==> flow/design.v <==
`timescale 1ns / 1ps
module cordic_sin_cos
(
    input clk,
    input reset_n,
    input i_call,
    input [31:0] i_data,
    output o_done,
    output [31:0] o_cos,
    output [31:0] o_sin
);
cordic_sin_cos_core u_sin_cos (
    .clk     ( clk ),
    .reset_n ( reset_n ),
    .i_call  ( i_call ),
    .i_data  ( i_data ),
    .o_done  ( o_done ),
    .o_cos   ( o_cos ),
    .o_sin   ( o_sin )
);
endmodule
module cordic_sin_cos_core(
    clk,
    reset_n,
    i_call,
    i_data,
    o_done,
    o_cos,
    o_sin
);
     input clk;
     input reset_n;
	 input i_call; 
	 input signed [31:0] i_data;
	 output o_done;
	 output signed [31:0] o_cos;
	 output signed [31:0] o_sin;	 
	 function [31:0] atan;
	    input [3:0] idx;
	    case( idx )
	       4'd0: atan = 32'd2949120;  4'd1: atan = 32'd1740992;  4'd2: atan = 32'd919872;  4'd3: atan = 32'd466944;
	       4'd4: atan = 32'd234368;   4'd5: atan = 32'd117312;   4'd6: atan = 32'd58688;   4'd7: atan = 32'd29312;
	       4'd8: atan = 32'd14656;    4'd9: atan = 32'd7360;     4'd10: atan = 32'd3648;   4'd11: atan = 32'd1856;
	       4'd12: atan = 32'd896;     4'd13: atan = 32'd448;     4'd14: atan = 32'd256;    default: atan = 32'd128;
	    endcase
	 endfunction
	 reg signed [31:0]x,y,tx,ty,deg,rcos,rsin;
	 reg [7:0]i,seg;
	 reg isdone,isnegcos,isnegsin,isswap;
	 always @ ( posedge clk or negedge reset_n )
	 if( !reset_n )
	 begin
	    { x,y,deg,rcos,rsin } <= { 32'd0,32'd0,32'd0,32'd0,32'd0};
		i <= 8'd0;
		{ isdone,isnegcos,isnegsin,isswap } <= { 1'b0,1'b0,1'b0,1'b0 };
	 end
	 else if( i_call )
	 case( i )       
  	    0:
		begin
		   seg = i_data / 90;
		   if( seg == 0 ) 
		   begin 
		   	  deg <= i_data; 
		   	  isnegcos <= 0; 
		   	  isnegsin <= 0; 
		   	  isswap <= 0; 
		   end
		   else if( seg == 1 ) 
		   begin 
		   	  deg <= i_data - 90; 
		   	  isnegcos <= 1; 
		   	  isnegsin <= 0; 
		   	  isswap <= 1; 
		   end
		   else if( seg == 2 ) 
		   begin 
		   	  deg <= i_data - 180; 
		   	  isnegcos <= 1; 
		   	  isnegsin <= 1; 
		   	  isswap <= 0; 
		   end
		   else if( seg == 3 ) 
		   begin 
		   	  deg <= i_data - 270; 
		   	  isnegcos <= 0; 
		   	  isnegsin <= 1; 
		   	  isswap <= 1;  
		   end 
		   i <= i + 1'b1;
	    end		 
		1:
		begin 
		   x <= 32'd39797; 
		   y <= 32'd0; 
		   deg <= deg << 16; 
		   i <= i + 1'b1; 
		end					 
		2,3,4,5,6,7,8,9,10,11,12,13,14,15,16,17:
		if( deg > 0 )
		begin
		   ty = y >>> i-2;
		   tx = x >>> i-2;
		   x <= x - ty;
		   y <= y + tx;
		   deg <= deg - atan(i-2);
		   i <= i + 1'b1;
		end
		else
		begin
		   ty = y >>> i-2;
		   tx = x >>> i-2;
		   x <= x + ty ;
		   y <= y - tx ;
		   deg <= deg + atan(i-2);
		   i <= i + 1'b1;
		end
		18:
		begin 
		   {rcos,rsin} <= isswap ? { y,x } : { x,y }; 
		   i <= i + 1'b1; 
		end			
		19:
		begin 
		   isdone <= 1'b1; 
		   i <= i + 1'b1; 
		end		
		20:
		begin 
		   isdone <= 1'b0; 
		   i <= 8'd0; 
		end		   
	 endcase
	 assign o_done = isdone;
	 assign o_cos = isnegcos ? -(rcos) : rcos;
	 assign o_sin = isnegsin ? -(rsin) : rsin;
endmodule
clock: 15.7 ns
lec_check: 0
abc_area: 1
cap_margin: 20
core_margin: 2
core_utilization: 72
cts_cluster_diameter: 269
cts_cluster_size: 49
hold_slack_margin: -0.09
max_routing_layer: met4
place_density: 0.73
slew_margin: 20
run.sh (not shown) runs the stock make flow with config.mk's settings and CLKGATE_MAP_FILE=.
The baseline stopped in 5_1_grt, error GRT-0232.
Then changed:
Settings changed: ABC_AREA 1 to not set, CORE_UTILIZATION 72 to 40, CTS_CLUSTER_DIAMETER 269 to not set, CTS_CLUSTER_SIZE 49 to not set, HOLD_SLACK_MARGIN -0.09 to not set, MAX_ROUTING_LAYER met4 to not set, PLACE_DENSITY 0.73 to not set.
Clock period 15.7 ns to 30.0 ns, I/O delays scaled along.
Outcome:
- The new run ran to the end with no violations
- synthesized area falls slightly
- die area increases by well over a third
- synthesized cell count falls by roughly a tenth
Then changed:
Settings changed: CELL_PAD_IN_SITES_DETAIL_PLACEMENT set to 1, CORE_ASPECT_RATIO set to 1.8, CORE_MARGIN 2 to 10, CORE_UTILIZATION 40 to 65, CTS_CLUSTER_SIZE set to 26, GPL_ROUTABILITY_DRIVEN set to 1, GPL_TIMING_DRIVEN set to 1, MIN_ROUTING_LAYER set to met2, PLACE_DENSITY_LB_ADDON set to 0.11, SLEW_MARGIN 20 to 15, TNS_END_PERCENT set to 55.
Result:
- Now the flow ended with an error in 3_5_place_dp (DPL-0033)
- die area falls by 28%
- area after synthesis is unchanged
- synthesized cell count stays the same
Then changed:
Settings changed: CELL_PAD_IN_SITES_DETAIL_PLACEMENT 1 to not set, CORE_ASPECT_RATIO 1.8 to not set, CORE_MARGIN 10 to 2, CORE_UTILIZATION 65 to 22, CTS_CLUSTER_SIZE 26 to not set, GPL_ROUTABILITY_DRIVEN 1 to not set, GPL_TIMING_DRIVEN 1 to not set, MIN_ROUTING_LAYER met2 to not set, PLACE_DENSITY_LB_ADDON 0.11 to not set, SLEW_MARGIN 15 to 20, TNS_END_PERCENT 55 to not set.
Clock period 30.0 ns to 37.0 ns, I/O delays scaled along.
Now the flow completed with no timing, DRC or antenna violations.
Synthesized area stays the same.
Synthesized cell count is unchanged.
Die area went up by well over a third.
Then changed:
Settings changed: CORE_UTILIZATION 22 to 40.
Clock period 37.0 ns to 29.1 ns, I/O delays scaled along.
The new run went through all stages and came out clean.
Cell area increases by 0.67%.
Hold slack loses 0.011 ns.
First-iteration DRC count decreases by 7.9%.
Then changed:
Settings changed: ABC_AREA set to 1, CORE_UTILIZATION 40 to 71, CTS_CLUSTER_DIAMETER set to 369, CTS_CLUSTER_SIZE set to 95, PLACE_DENSITY set to 0.38.
Clock period 29.1 ns to 12.8 ns, I/O delays scaled along.
Result: The changed run did not get past 5_1_grt on GRT-0232; synthesized area goes up by about 0.8%; die area goes down by 43%; synthesized cell count goes up by about 16%.
